Setup of red:
Design cpu, start of the top module:
module cpu(clk,reset,s,load,in,out,N,V,Z,w);
  input clk, reset, s, load;
  input [15:0] in;
  output [15:0] out;
  output N, V, Z, w;
  wire [15:0] inst_reg_out;
  Load_enabled_register #(16) instruction_register(clk, load, in, inst_reg_out);
  wire [2:0] nsel, opcode, readnum, writenum;
  wire [1:0] op, ALUop, shift;
  wire [15:0] sximm5, sximm8;
  Inst_dec instruction_decoder(inst_reg_out, nsel, opcode, op, ALUop, sximm5, sximm8, shift, readnum, writenum);
  wire [1:0] vsel;
  wire loada, loadb, asel, bsel, loadc, loads, write; 
  Controller datapath_controller(clk, s, reset, opcode, op, w, loada, loadb, loadc, loads, asel, bsel, vsel, nsel, write);
  datapath DP(.clk(clk),  
                .readnum(readnum), .vsel(vsel), .loada(loada), .loadb(loadb),   
                .shift(shift), .asel(asel), .bsel(bsel), .ALUop(ALUop), .loadc(loadc), .loads(loads), .sximm5(sximm5),  
                .writenum(writenum), .write(write), .sximm8(sximm8), .mdata(16'b0), .PC(8'b0),  
                .status({V, N, Z}), .datapath_out(out)  
              );
endmodule
For scale: ~790 cells after synthesis, roughly 200 flip-flops.
Settings: LEC_CHECK=0, ABC_AREA=0, CAP_MARGIN=20, CORE_MARGIN=2, CORE_UTILIZATION=68, CTS_CLUSTER_SIZE=66, GPL_TIMING_DRIVEN=1, MIN_ROUTING_LAYER=met1, PLACE_DENSITY_LB_ADDON=0.07, SETUP_SLACK_MARGIN=0.72, SLEW_MARGIN=20; clock period 5.42 ns.
run.sh (not shown) runs the stock make flow with config.mk's settings and CLKGATE_MAP_FILE=.
Modified inputs, blue compared to red
# red
export LEC_CHECK = 0
export ABC_AREA = 0
export CAP_MARGIN = 20
export CORE_MARGIN = 2
export CORE_UTILIZATION = 68
export CTS_CLUSTER_SIZE = 66
export GPL_TIMING_DRIVEN = 1
export MIN_ROUTING_LAYER = met1
export PLACE_DENSITY_LB_ADDON = 0.07
export SETUP_SLACK_MARGIN = 0.72
export SLEW_MARGIN = 20
create_clock -name core_clock -period 5.42 [get_ports {clk}]
# blue
export LEC_CHECK = 0
export CAP_MARGIN = 20
export CORE_MARGIN = 2
export CORE_UTILIZATION = 68
export SLEW_MARGIN = 20
create_clock -name core_clock -period 4.79 [get_ports {clk}]
--- outcome ---
Total length of routed met2 wires (higher): blue. a2111oi_1 as the slowest library cell on the worst path was reported by blue, and or3_4 by red. Status: final wirelength parity (red, blue). Hold slack: blue > red. From red to blue the numbers moved as follows: total power rose by 520 uW; number of standard cells in the final layout excluding fillers stayed essentially flat; power per cell area rose by about 13%; met1 track utilization from global routing fell by 0.60 points.
Inputs modified between blue and green:
# blue
export LEC_CHECK = 0
export CAP_MARGIN = 20
export CORE_MARGIN = 2
export CORE_UTILIZATION = 68
export SLEW_MARGIN = 20
create_clock -name core_clock -period 4.79 [get_ports {clk}]
# green
export LEC_CHECK = 0
export ABC_AREA = 1
export CAP_MARGIN = 20
export CORE_MARGIN = 2
export CORE_UTILIZATION = 68
export CTS_CLUSTER_SIZE = 99
export SETUP_SLACK_MARGIN = 0.94
export SLEW_MARGIN = 20
create_clock -name core_clock -period 3.24 [get_ports {clk}]
Results
green never completed, since it errored out during 5_1_grt.
Die: green bigger than blue
Delta (green minus blue): summed standard-cell area reported by yosys moved up; number of post-CTS setup repair buffers moved up; gate count after technology mapping moved up; simple-gate share of the synthesized area moved up.
Per the comparison of green with blue, floorplan-stage core utilization flat, height of the die higher.
> inputs changed (green -> orange)
# green
export LEC_CHECK = 0
export ABC_AREA = 1
export CAP_MARGIN = 20
export CORE_MARGIN = 2
export CORE_UTILIZATION = 68
export CTS_CLUSTER_SIZE = 99
export SETUP_SLACK_MARGIN = 0.94
export SLEW_MARGIN = 20
create_clock -name core_clock -period 3.24 [get_ports {clk}]
# orange
export LEC_CHECK = 0
export ABC_AREA = 1
export CAP_MARGIN = 20
export CORE_MARGIN = 2
export CORE_UTILIZATION = 63
export CTS_CLUSTER_SIZE = 93
export SLEW_MARGIN = 20
create_clock -name core_clock -period 4.09 [get_ports {clk}]
==> results <==
FAIL: green; every other run in green and orange is clean. Relative to green, placed instance area decreased by 6.4% in orange. [orange vs green] number of placement rows: higher in orange. green → orange: number of flip-flops and latches in the synthesized netlist level; synthesized cell count roughly the same; weighted congestion reported at the end of routability-driven placement fell 0.070. Total standard cell area after synthesis came out exactly the same in green and orange. Higher width of the chip was reported by orange, not green. [compare] base=green new=orange: die size increased 0.0012 mm^2, count of buffers added by post-CTS timing repair for setup decreased 79.

Starting RTL as in the previous note.
make LEC_CHECK=0 CAP_MARGIN=0 CELL_PAD_IN_SITES_DETAIL_PLACEMENT=2 CELL_PAD_IN_SITES_GLOBAL_PLACEMENT=2 CORE_MARGIN=8 CORE_UTILIZATION=48 CTS_CLUSTER_DIAMETER=188 GPL_ROUTABILITY_DRIVEN=0 HOLD_SLACK_MARGIN=-0.1 MAX_ROUTING_LAYER=met4 MIN_ROUTING_LAYER=met2 SLEW_MARGIN=15 TNS_END_PERCENT=35 finish   # period 4.86 ns
The baseline completed without violations.
Then changed:
Settings changed: CAP_MARGIN 0 to 20, CELL_PAD_IN_SITES_DETAIL_PLACEMENT 2 to unset, CELL_PAD_IN_SITES_GLOBAL_PLACEMENT 2 to 3, CORE_MARGIN 8 to 2, CORE_UTILIZATION 48 to 33, CTS_CLUSTER_DIAMETER 188 to unset, GPL_ROUTABILITY_DRIVEN 0 to unset, HOLD_SLACK_MARGIN -0.1 to unset, MAX_ROUTING_LAYER met4 to unset, MIN_ROUTING_LAYER met2 to unset, SLEW_MARGIN 15 to 20, TNS_END_PERCENT 35 to unset.
Clock period 4.86 ns to 10.0 ns, I/O delays scaled along.
=>
- cell area came out lower by 0.74%
- wire length came out lower by 22%
- via count came out lower by 34%
- clock-buffer cell count came out higher by 1
- sequential share of layout area came out higher by 0.38 points
- worst hold slack degrades by 0.085 ns
Then changed:
Settings changed: ABC_AREA set to 1, CELL_PAD_IN_SITES_GLOBAL_PLACEMENT 3 to unset, CORE_UTILIZATION 33 to 72.
Clock period 10.0 ns to 7.32 ns, I/O delays scaled along.
Routed wire length shrinks by 6.8%.
Global-route usage went up by 18 points.
Combinational power rises by 35%.
First-iteration DRC count grows to 2.7 times its value.
Die size fell by about 50%.
Non-clock buffer count is lower by 3.
Hold slack is worse by 0.046 ns.
Power went up by 38%.
Critical path depth is higher by 4.
Then changed:
Settings changed: CORE_ASPECT_RATIO set to 0.7, CTS_CLUSTER_DIAMETER set to 400, CTS_CLUSTER_SIZE set to 98, PLACE_DENSITY set to 0.89.
Clock period 7.32 ns to 3.34 ns, I/O delays scaled along.
After rerunning:
- This time the run failed in 5_1_grt
- area after synthesis is unchanged
- die area stays flat
- synthesized cell count does not change
Then changed:
Settings changed: CORE_ASPECT_RATIO 0.7 to unset, CORE_UTILIZATION 72 to 68, CTS_CLUSTER_DIAMETER 400 to unset, CTS_CLUSTER_SIZE 98 to 15, PLACE_DENSITY 0.89 to unset.
Clock period 3.34 ns to 3.24 ns, I/O delays scaled along.
With this change the flow ran to the end with violations: negative setup slack.
Area after synthesis is unchanged.
Die area rises by 5.6%.
Synthesized cell count stays the same.
Then changed:
Settings changed: CTS_CLUSTER_SIZE 15 to 100, SETUP_SLACK_MARGIN set to 0.95.
This time the run aborted during 5_1_grt.
Die size stays the same.
Synthesized cell count is unchanged.
Area after synthesis stays the same.

The RTL this note starts from:
==> flow/design.v <==
module shifter(in, shift, out);
  input [15:0] in;
  input [1:0] shift;
  output reg [15:0] out;
  always @(*) begin
    case(shift)
      2'b00: out = in;   
      2'b01: out = in << 1;   
      2'b10: out = in >> 1;   
      2'b11: out = {in[15], in[15:1]};   
      default: out = {16{1'bx}};    
    endcase
  end
endmodule
module ALU(ain, bin, alu_op, out, status);
  input [15:0] ain, bin;
  input [1:0] alu_op;
  output [15:0] out;
  output [2:0] status;
  ALU_result result(ain, bin, alu_op, out);  
  ALU_status result_status(ain, bin, out, status);  
endmodule
module ALU_result(ain, bin, alu_op, out);
  input [15:0] ain, bin;
  input [1:0] alu_op;
  output reg [15:0] out;
  always @(*) begin
    case(alu_op)
      2'b00: out = ain + bin;   
      2'b01: out = ain - bin;   
      2'b10: out = ain & bin;   
      2'b11: out = ~bin;        
      default: out = {16{1'bx}};   
    endcase
  end
endmodule
module ALU_status(ain, bin, alu_result, status);
  input [15:0] ain, bin, alu_result;
  output [2:0] status;
  assign status = {ain[15] & bin[15] & ~alu_result[15],   
                   alu_result[15],         
                   alu_result == 16'b0};   
endmodule
module Load_enabled_register(clk, load, in, out);
  parameter width = 16;  
  input clk, load;
  input [width-1:0] in;
  output [width-1:0] out; 
  reg [width-1:0] out;  
  wire[width-1:0] next_out = load ? in : out;
  always @(posedge clk) begin
    out <= next_out;   
  end
endmodule
module Decoder(in, out);
  parameter in_width = 3;
  parameter out_width = 8;
  input [in_width-1:0] in;
  output [out_width-1:0] out;
  wire [out_width-1:0] out = 1 << in; 
endmodule
module MUX_2in_binary(in1, in0, select, out);
  parameter width = 16;   
  input [width-1:0] in1, in0;
  input select;
  output reg [width-1:0] out;
  always @(*) begin
    case(select)
      1'b0: out = in0;
      1'b1: out = in1;
      default: out = {width{1'bx}};   
    endcase
  end
endmodule
module MUX_4in_binary(in3, in2, in1, in0, select, out);
  parameter width = 16;   
  input [width-1:0] in3, in2, in1, in0;
  input [1:0] select;
  output reg [width-1:0] out;
  always @(*) begin
    case(select)
      2'b00: out = in0;
      2'b01: out = in1;
      2'b10: out = in2;
      2'b11: out = in3;
      default: out = {width{1'bx}};   
    endcase
  end
endmodule
module MUX_8in(in7, in6, in5, in4, in3, in2, in1, in0, select, out);
  parameter width = 16;  
  input [width-1:0] in7, in6, in5, in4, in3, in2, in1, in0;
  input [7:0] select;
  output reg [width-1:0] out;
  always @(*) begin
    case(select)
      8'b00000001: out = in0;
      8'b00000010: out = in1;
      8'b00000100: out = in2;
      8'b00001000: out = in3;
      8'b00010000: out = in4;
      8'b00100000: out = in5;
      8'b01000000: out = in6;
      8'b10000000: out = in7;
      default: out = {width{1'bx}};  
    endcase
  end
endmodule
module Register_file(clk, data_in, write, writenum, readnum, data_out);
  input clk, write;   
  input [2:0] writenum, readnum;   
  input [15:0] data_in;  
  output [15:0] data_out;  
  wire [7:0] decoded_writenum;
  Decoder #(3, 8) decoder_write(writenum, decoded_writenum);
  wire [15:0] R0, R1, R2, R3, R4, R5, R6, R7; 
  Load_enabled_register #(16) R0_reg(clk, write & decoded_writenum[0], data_in, R0);
  Load_enabled_register #(16) R1_reg(clk, write & decoded_writenum[1], data_in, R1);
  Load_enabled_register #(16) R2_reg(clk, write & decoded_writenum[2], data_in, R2);
  Load_enabled_register #(16) R3_reg(clk, write & decoded_writenum[3], data_in, R3);
  Load_enabled_register #(16) R4_reg(clk, write & decoded_writenum[4], data_in, R4);
  Load_enabled_register #(16) R5_reg(clk, write & decoded_writenum[5], data_in, R5);
  Load_enabled_register #(16) R6_reg(clk, write & decoded_writenum[6], data_in, R6);
  Load_enabled_register #(16) R7_reg(clk, write & decoded_writenum[7], data_in, R7);
  wire [7:0] decoded_readnum;
  Decoder #(3, 8) decoder_read(readnum, decoded_readnum);
  MUX_8in #(16) output_multiplexer(R7, R6, R5, R4, R3, R2, R1, R0, decoded_readnum, data_out);
endmodule
module datapath(clk,  
                readnum, vsel, loada, loadb,   
                shift, asel, bsel, ALUop, loadc, loads, sximm5,  
                writenum, write, sximm8, mdata, PC,  
                status, datapath_out  
              );
   input clk, write, asel, bsel, loada, loadb, loadc, loads;
   input [2:0] readnum, writenum;
   input [1:0] ALUop, shift, vsel;
   input [15:0] mdata, sximm8, sximm5;
   input [7:0] PC;
   output [2:0] status;
   output [15:0] datapath_out;  
   wire [15:0] reg_data_in;   
   wire [15:0] reg_data_out;
   Register_file REGFILE(clk, reg_data_in, write, writenum, readnum, reg_data_out);
   wire [15:0] pipeline_reg_A_out, pipeline_reg_B_out;
   Load_enabled_register #(16) pipeline_reg_A(clk, loada, reg_data_out, pipeline_reg_A_out);
   Load_enabled_register #(16) pipeline_reg_B(clk, loadb, reg_data_out, pipeline_reg_B_out);
   wire [15:0] pipeline_reg_B_out_shifted;
   shifter shift_reg_B(pipeline_reg_B_out, shift, pipeline_reg_B_out_shifted);
   wire [15:0] source_operand_A_out, source_operand_B_out;
   MUX_2in_binary source_operand_A(16'b0, pipeline_reg_A_out, asel, source_operand_A_out);
   MUX_2in_binary source_operand_B(sximm5, pipeline_reg_B_out_shifted, bsel, source_operand_B_out);
   wire [15:0] alu_out;
   wire[2:0] alu_status;
   ALU alu_block(source_operand_A_out, source_operand_B_out, ALUop, alu_out, alu_status);
   Load_enabled_register #(3) status_register(clk, loads, alu_status, status);
   Load_enabled_register #(16) pipeline_reg_C(clk, loadc, alu_out, datapath_out);
   MUX_4in_binary writeback_mux(mdata, sximm8, {8'b0, PC}, datapath_out, vsel, reg_data_in);
endmodule
module vDFF(clk,D,Q);
  parameter n=1;
  input clk;
  input [n-1:0] D;
  output [n-1:0] Q;
  reg [n-1:0] Q;
  always @(posedge clk)
    Q <= D;
endmodule
module cpu(clk,reset,s,load,in,out,N,V,Z,w);
  input clk, reset, s, load;
  input [15:0] in;
  output [15:0] out;
  output N, V, Z, w;
  wire [15:0] inst_reg_out;
  Load_enabled_register #(16) instruction_register(clk, load, in, inst_reg_out);
  wire [2:0] nsel, opcode, readnum, writenum;
  wire [1:0] op, ALUop, shift;
  wire [15:0] sximm5, sximm8;
  Inst_dec instruction_decoder(inst_reg_out, nsel, opcode, op, ALUop, sximm5, sximm8, shift, readnum, writenum);
  wire [1:0] vsel;
  wire loada, loadb, asel, bsel, loadc, loads, write; 
  Controller datapath_controller(clk, s, reset, opcode, op, w, loada, loadb, loadc, loads, asel, bsel, vsel, nsel, write);
  datapath DP(.clk(clk),  
                .readnum(readnum), .vsel(vsel), .loada(loada), .loadb(loadb),   
                .shift(shift), .asel(asel), .bsel(bsel), .ALUop(ALUop), .loadc(loadc), .loads(loads), .sximm5(sximm5),  
                .writenum(writenum), .write(write), .sximm8(sximm8), .mdata(16'b0), .PC(8'b0),  
                .status({V, N, Z}), .datapath_out(out)  
              );
endmodule
module Inst_dec(inst_reg, nsel, opcode, op, ALUop, sximm5, sximm8, shift, readnum, writenum);
  input [15:0] inst_reg;
  input [2:0] nsel;
  output [2:0] opcode, readnum, writenum;
  output [1:0] op, ALUop, shift;
  output [15:0] sximm5, sximm8;
  assign opcode = inst_reg[15:13];
  assign op = inst_reg[12:11];
  assign ALUop = op;  
  assign sximm5 = { {11{inst_reg[4]}}, inst_reg[4:0] };   
  assign sximm8 = { {8{inst_reg[7]}}, inst_reg[7:0] };    
  assign shift = inst_reg[4:3];
  assign readnum = (nsel == 3'b001) ? inst_reg[10:8]   
                 : (nsel == 3'b010) ? inst_reg[7:5]    
                 : (nsel == 3'b100) ? inst_reg[2:0]    
                 : 3'bxxx;
  assign writenum = readnum;
endmodule
module Controller(clk, s, reset, opcode, op, w, loada, loadb, loadc, loads, asel, bsel, vsel, nsel, write);
  input clk, s, reset;
  input [2:0] opcode;
  input [1:0] op;
  output w, loada, loadb, loadc, loads, asel, bsel, write;
  output [2:0] nsel;
  output [1:0] vsel;
  wire [2:0] present_state, next_state;
  wire [2:0] next_state_reset = reset ? 3'b000 : next_state;
  reg [15:0] next;
  vDFF #(3) clk_state(clk, next_state_reset, present_state);
  always @(*) begin
    casex({s, opcode, op, present_state})
      {6'b0xxxxx, 3'b000}: next = {3'b000, 13'b1000000000000};   
      {6'b1xxxxx, 3'b000}: next = {3'b001, 13'b1000000000000};  
      {6'bx11010, 3'b001}: next = {3'b101, 13'b0};  
      {6'bx10101, 3'b001}, {6'bx101x0, 3'b001}: next = {3'b010, 13'b0};  
      {6'bx11000, 3'b001}, {6'bx10111, 3'b001}: next = {3'b011, 13'b0};  
      {6'bxxxxxx, 3'b010}: next = {3'b011, 13'b0100000000010};  
      {6'bxxxxxx, 3'b011}: next = {3'b100, 13'b0010000001000};  
      {6'bx11000, 3'b100}: next = {3'b101, 13'b0001010000000};  
      {6'bx10111, 3'b100}, {6'bx101x0, 3'b100}: next = {3'b101, 13'b0001000000000};  
      {6'bx10101, 3'b100}: next = {3'b000, 13'b0000100000000};  
      {6'bx11010, 3'b101}: next = {3'b000, 13'b0000000100011};  
      {6'bxxxxxx, 3'b101}: next = {3'b000, 13'b0000000000101};  
      default: next = {16{1'bx}};
   endcase
  end
  assign {next_state, w, loada, loadb, loadc, loads, asel, bsel, vsel, nsel, write} = next;
endmodule
Settings: LEC_CHECK=0, ABC_AREA=0, CAP_MARGIN=20, CELL_PAD_IN_SITES_DETAIL_PLACEMENT=1, CELL_PAD_IN_SITES_GLOBAL_PLACEMENT=1, CORE_MARGIN=2, CORE_UTILIZATION=49, CTS_CLUSTER_SIZE=35, GPL_TIMING_DRIVEN=0, MIN_ROUTING_LAYER=met1, PLACE_DENSITY_LB_ADDON=0.07, SETUP_SLACK_MARGIN=0.72, SLEW_MARGIN=20; clock period 6.59 ns.
Rerun with:
--- a/flow/config.mk
+++ b/flow/config.mk
@@ -9,9 +9,7 @@
 export CAP_MARGIN = 20
-export CELL_PAD_IN_SITES_DETAIL_PLACEMENT = 1
-export CELL_PAD_IN_SITES_GLOBAL_PLACEMENT = 1
 export CORE_MARGIN = 2
-export CORE_UTILIZATION = 49
-export CTS_CLUSTER_SIZE = 35
+export CORE_UTILIZATION = 27
+export CTS_CLUSTER_SIZE = 66
 export GPL_TIMING_DRIVEN = 0
-export MIN_ROUTING_LAYER = met1
+export MIN_ROUTING_LAYER = met2
 export PLACE_DENSITY_LB_ADDON = 0.07
==> flow/constraint.sdc (replaced) <==
create_clock -name core_clock -period 9.03 [get_ports {clk}]
set_input_delay 1.8060 -clock core_clock [delete_from_list [all_inputs] [get_ports {clk}]]
set_output_delay 1.8060 -clock core_clock [all_outputs]
set_load 0.01 [all_outputs]
Outcome: Global-route usage shrinks by 2.8 points; clock skew went down by 6.4 ps; final area grows by 1.5%; worst setup slack gets better by 1900 ps.
Rerun with:
==> flow/config.mk (replaced) <==
export PLATFORM = sky130hd
export DESIGN_NAME = cpu
export DESIGN_NICKNAME = cpu
export VERILOG_FILES = /design/flow/design.v
export SDC_FILE = /design/flow/constraint.sdc
export NUM_CORES = 4
export LEC_CHECK = 0
export CAP_MARGIN = 20
export CORE_MARGIN = 2
export CORE_UTILIZATION = 26
export SLEW_MARGIN = 20
==> flow/constraint.sdc (replaced) <==
create_clock -name core_clock -period 5.73 [get_ports {clk}]
set_input_delay 1.1460 -clock core_clock [delete_from_list [all_inputs] [get_ports {clk}]]
set_output_delay 1.1460 -clock core_clock [all_outputs]
set_load 0.01 [all_outputs]
Result:
- power increases by well over a third
- combinational power rises by well over a third
- design area stays flat
- die size went up by a few percent
- worst setup slack degrades by 2000 ps
- routed wire length came out lower by about a fifth
- synthesized area is unchanged
- via count is lower by a quarter to a third
- non-clock buffer count came out lower by 23
- sequential power increases by well over a third
- clock power came out higher by well over a third
No activity file was given, so power comes from the tool's default toggle rates.
